Design apollo_top, start of the top module:
module apollo_top(
	input clk,
   input rst_n,
	input rs232_rx,	 
	output rs232_tx,	 
	input[7:0] in_ad_data,
	output out_ad_clk,
	output Sftclk,
	output Lchclk,
	output SDout,
	output test1,
	output test2
    );
clock: 4.38 ns
lec_check: 0
cap_margin: 20
core_margin: 2
core_utilization: 72
cts_cluster_size: 47
place_density_lb_addon: 0.0
setup_slack_margin: 1.29
slew_margin: 20
run.sh (not shown) runs the stock make flow with config.mk's settings and CLKGATE_MAP_FILE=.
The starting point completed with no timing, DRC or antenna violations.
==> next run, changes <==
- CELL_PAD_IN_SITES_DETAIL_PLACEMENT: not set -> 0
- CORE_ASPECT_RATIO: not set -> 1.09
- CTS_CLUSTER_DIAMETER: not set -> 28
- CTS_CLUSTER_SIZE: 47 -> 39
- GPL_ROUTABILITY_DRIVEN: not set -> 0
- PLACE_DENSITY_LB_ADDON: 0.0 -> 0.18
- SLEW_MARGIN: 20 -> 15
=> Worst hold slack got worse by 0.22 ns. Via count grows by 6.9%. Final area grows by 5.0%.
==> next run, changes <==
- CORE_ASPECT_RATIO: 1.09 -> 1.55
- CTS_CLUSTER_DIAMETER: 28 -> 121
- CTS_CLUSTER_SIZE: 39 -> 25
- HOLD_SLACK_MARGIN: not set -> 0.29
- power falls by 37%
- cell area drops by 9.5%
- clock-buffer cell count falls by 176
- synthesized cell count does not change
- setup slack improved by 0.26 ns
- final cell count went down by 5.5%

* * *

Starting RTL as in the previous note.
==> flow/config.mk <==
export PLATFORM = sky130hd
export DESIGN_NAME = apollo_top
export DESIGN_NICKNAME = apollo_top
export VERILOG_FILES = /design/flow/design.v
export SDC_FILE = /design/flow/constraint.sdc
export NUM_CORES = 4
export LEC_CHECK = 0
export ABC_AREA = 1
export CAP_MARGIN = 5
export CELL_PAD_IN_SITES_DETAIL_PLACEMENT = 2
export CORE_ASPECT_RATIO = 1.55
export CORE_MARGIN = 2
export CORE_UTILIZATION = 43
export CTS_CLUSTER_DIAMETER = 121
export GPL_ROUTABILITY_DRIVEN = 0
export HOLD_SLACK_MARGIN = 0.08
export PLACE_DENSITY_LB_ADDON = 0.18
export SLEW_MARGIN = 0
==> flow/constraint.sdc <==
create_clock -name core_clock -period 5.04 [get_ports {clk}]
set_input_delay 1.0080 -clock core_clock [delete_from_list [all_inputs] [get_ports {clk}]]
set_output_delay 1.0080 -clock core_clock [all_outputs]
set_load 0.01 [all_outputs]
Then changed:
==> flow/config.mk (replaced) <==
export PLATFORM = sky130hd
export DESIGN_NAME = apollo_top
export DESIGN_NICKNAME = apollo_top
export VERILOG_FILES = /design/flow/design.v
export SDC_FILE = /design/flow/constraint.sdc
export NUM_CORES = 4
export LEC_CHECK = 0
export ABC_AREA = 1
export CAP_MARGIN = 20
export CORE_MARGIN = 2
export CORE_UTILIZATION = 72
export PLACE_DENSITY_LB_ADDON = 0.28
export SLEW_MARGIN = 20
==> flow/constraint.sdc (replaced) <==
create_clock -name core_clock -period 16.0 [get_ports {clk}]
set_input_delay 3.2000 -clock core_clock [delete_from_list [all_inputs] [get_ports {clk}]]
set_output_delay 3.2000 -clock core_clock [all_outputs]
set_load 0.01 [all_outputs]
After rerunning:
- The changed run ran to the end with no violations
- non-clock buffer count came out lower by 25
- first-iteration DRC count is lower by 11%
- via count decreases by 16%
- register-to-register slack gets better by 11000 ps
- design area shrinks by 2.1%
- core utilization rises by 31 points
Then changed:
--- a/flow/config.mk
+++ b/flow/config.mk
@@ -6,8 +6,7 @@
 export NUM_CORES = 4
 export LEC_CHECK = 0
-export ABC_AREA = 1
 export CAP_MARGIN = 20
 export CORE_MARGIN = 2
-export CORE_UTILIZATION = 72
-export PLACE_DENSITY_LB_ADDON = 0.28
+export CORE_UTILIZATION = 70
+export SETUP_SLACK_MARGIN = 1.14
 export SLEW_MARGIN = 20
==> flow/constraint.sdc (replaced) <==
create_clock -name core_clock -period 4.48 [get_ports {clk}]
set_input_delay 0.8960 -clock core_clock [delete_from_list [all_inputs] [get_ports {clk}]]
set_output_delay 0.8960 -clock core_clock [all_outputs]
set_load 0.01 [all_outputs]
After rerunning: Clock power grows to 3.7 times its value; design area went down by 0.40%; die area went up by 0.81%; core utilization falls by 0.57 points; worst setup slack degrades by 8900 ps.
Then changed:
--- a/flow/config.mk
+++ b/flow/config.mk
@@ -8,5 +8,5 @@
 export CAP_MARGIN = 20
 export CORE_MARGIN = 2
-export CORE_UTILIZATION = 70
-export SETUP_SLACK_MARGIN = 1.14
+export CORE_UTILIZATION = 40
+export PLACE_DENSITY = 0.6
 export SLEW_MARGIN = 20
==> flow/constraint.sdc (replaced) <==
create_clock -name core_clock -period 4.95 [get_ports {clk}]
set_input_delay 0.9900 -clock core_clock [delete_from_list [all_inputs] [get_ports {clk}]]
set_output_delay 0.9900 -clock core_clock [all_outputs]
set_load 0.01 [all_outputs]
Effect:
- global-route usage shrinks by 10 points
- worst setup slack got worse by 79 ps
- utilization falls by 33 points
- sequential cell count is unchanged
- register-to-register slack is better by 70 ps
No activity file was given, so power comes from the tool's default toggle rates.
